run A:
## fmad_fp32
module fmad_fp32
  (
   input         clk,
   input         reset,
   input         req,
   input [31:0]  x,
   input [31:0]  y,
   input [31:0]  z,
   output [31:0] rslt,
   output [4:0]  flag
   );
Size in the first run: roughly 340 flip-flops, roughly 140 I/O pins, ~52,000 sq um of cells after synthesis.
clock: 14.7 ns
lec_check: 0
cap_margin: 20
cell_pad_in_sites_detail_placement: 1
core_aspect_ratio: 1.72
core_margin: 8
core_utilization: 40
gpl_routability_driven: 1
min_routing_layer: met2
setup_slack_margin: -0.65
slew_margin: 20
run.sh (not shown) runs the stock make flow with config.mk's settings and CLKGATE_MAP_FILE=.
| run A | all stages done | FAIL | setup timing |
Here is what was changed in the inputs of run B compared with run A.
- a deleted CELL_PAD_IN_SITES_DETAIL_PLACEMENT that had been 1
- a deleted GPL_ROUTABILITY_DRIVEN that had been 1
- a deleted MIN_ROUTING_LAYER that had been met2
- a change of CORE_UTILIZATION from 40 to 58
- a change of CORE_MARGIN from 8 to 2
- a deleted SETUP_SLACK_MARGIN that had been -0.65
- a deleted CORE_ASPECT_RATIO that had been 1.72
- a change of the clock period (ns, I/O delays scaled along) from 14.7 to 9.35
Findings:
- Critical path capture point: fmad.add[80] -> run A, fmad.add[79] -> run B
- In run B, fraction of standard cell area that is sequential is lower than in run A.
- Taking run A as the reference point, the maximum operating frequency of run B falls by about 3.4%.
- Sort run B and run A by number of standard-cell rows in the floorplan desc -> top: run A
- The first-pass GRT wire length in run B is 0.903 times that in run A.
- Of run B and run A, not a single run came through the flow clean.
- In run B the implementation completed, yet the final layout does not meet the checks, the culprit being setup timing.
- In the flow results for run B and run A, the instance area at placement is larger on run B.
The inputs of run C differ from those of run B as listed below.
- CTS_CLUSTER_SIZE newly set to 17
- CTS_CLUSTER_DIAMETER newly set to 209
- CAP_MARGIN changed from 20 to 15
- ABC_AREA newly set to 1
- CORE_UTILIZATION changed from 58 to 72
- the clock period (ns, I/O delays scaled along) changed from 9.35 to 13.6
==> results <==
Having completed the whole flow, run C delivered a layout that passed the timing, DRC and antenna checks.
In the metrics for run C and run B, the one carrying the lower setup slack is run B.
From run B to run C the numbers moved as follows: count of H-tree levels built during CTS went down by 1; number of logic gates went up by 9.1%.
[compare] base=run B new=run C: fraction of the cycle the final worst path needs decreased by 79 points relative to the old numbers, die area decreased by 20% relative to the old numbers.
Setup slack after placement improves in run C relative to run B.
In terms of count of pins over their slew limit, run B and run C differ only marginally.
Run C vs run B, kind of critical path: input pin to flip-flop vs flip-flop to flip-flop
Diff run B -> run C | largest stage delay on the critical path | increase of 0.33 ns
A endpoint of the worst setup timing path of fmad.mul[47] is what run C shows, while fmad.add[79] belongs to run B.
Changes in run D relative to run C:
- CTS_CLUSTER_DIAMETER no longer set, was 209
- CTS_CLUSTER_SIZE now 40, was 17
- ABC_AREA no longer set, was 1
==> results <==
Max worst hold slack across run D and run C: run C
Run C and run D: one clean run, run C; the rest did not finish clean.
[run D] flow finished | final checks: failed | reasons: setup timing
Run D ends up with lower minimum setup slack after placement than run C does.
Run D vs. run C: synthesized cell count shrank by 1,174; total congestion overflow held steady.
Met2 capacity usage during global routing (lower): run D
The inputs of run E differ from those of run D as listed below.
- setting SETUP_SLACK_MARGIN to 2.84 for the first time
- setting CTS_CLUSTER_DIAMETER to 201 for the first time
- setting CORE_ASPECT_RATIO to 0.9 for the first time
- changing CTS_CLUSTER_SIZE from 40 to 72
- setting ABC_AREA to 1 for the first time
- changing the clock period (ns, I/O delays scaled along) from 13.6 to 10.7
## What came out
Run E is listed as incomplete: the tool reported an error in global routing and the run ended there.
Relative to run D, floorplan utilization has decreased by 0.35 points in run E.
Run D → run E: tally of unique sky130hd cells used after synthesis fell 43; cell count after synthesis rose 1,174.

fmad_fp32 again, from the RTL that the note above started with.
// fmad_fp32
module fmad_fp32
  (
   input         clk,
   input         reset,
   input         req,
   input [31:0]  x,
   input [31:0]  y,
   input [31:0]  z,
   output [31:0] rslt,
   output [4:0]  flag
   );
clock: 15.1 ns
lec_check: 0
abc_area: 1
cap_margin: 0
cell_pad_in_sites_detail_placement: 2
cell_pad_in_sites_global_placement: 2
core_aspect_ratio: 0.63
core_margin: 9
core_utilization: 59
cts_cluster_diameter: 261
cts_cluster_size: 36
gpl_timing_driven: 0
hold_slack_margin: 0.3
max_routing_layer: met4
place_density_lb_addon: 0.19
setup_slack_margin: 1.48
slew_margin: 30
tns_end_percent: 90
The baseline stopped in global placement without I/O.
==> next run, changes <==
- ABC_AREA: 1 -> default
- CAP_MARGIN: 0 -> 20
- CELL_PAD_IN_SITES_DETAIL_PLACEMENT: 2 -> default
- CELL_PAD_IN_SITES_GLOBAL_PLACEMENT: 2 -> default
- CORE_ASPECT_RATIO: 0.63 -> default
- CORE_MARGIN: 9 -> 2
- CORE_UTILIZATION: 59 -> 65
- CTS_CLUSTER_DIAMETER: 261 -> default
- CTS_CLUSTER_SIZE: 36 -> default
- GPL_TIMING_DRIVEN: 0 -> default
- HOLD_SLACK_MARGIN: 0.3 -> default
- MAX_ROUTING_LAYER: met4 -> default
- PLACE_DENSITY_LB_ADDON: 0.19 -> default
- SETUP_SLACK_MARGIN: 1.48 -> default
- SLEW_MARGIN: 30 -> 20
- TNS_END_PERCENT: 90 -> default
- clock period: 15.1 -> 13.6 ns (I/O delays scaled with it)
Effect: The changed run reached the layout checks and failed them: negative setup slack; synthesized cell count fell by about a fifth; synthesized area came out higher slightly; die size goes down by about a fifth.
==> next run, changes <==
- CORE_UTILIZATION: 65 -> 40
- clock period: 13.6 -> 17.5 ns (I/O delays scaled with it)
=>
- This time the run produced a clean layout
- area after synthesis stays the same
- final area fell by 3.6%
- hold slack stays flat
- maximum frequency fell by 6.2%
- die size rose by 62%
- utilization fell by 30 points
- flip-flop count is unchanged
- clock-buffer cell count rose by 7
==> next run, changes <==
- ABC_AREA: default -> 1
- CAP_MARGIN: 20 -> 15
- CORE_UTILIZATION: 40 -> 72
- CTS_CLUSTER_DIAMETER: default -> 201
- CTS_CLUSTER_SIZE: default -> 72
- SETUP_SLACK_MARGIN: default -> -1.03
- clock period: 17.5 -> 10.7 ns (I/O delays scaled with it)
With this change the flow never finished: it broke off in global routing. Synthesized area fell by about 0.9%. Die area came out lower by about 45%. Synthesized cell count went up by 18%.
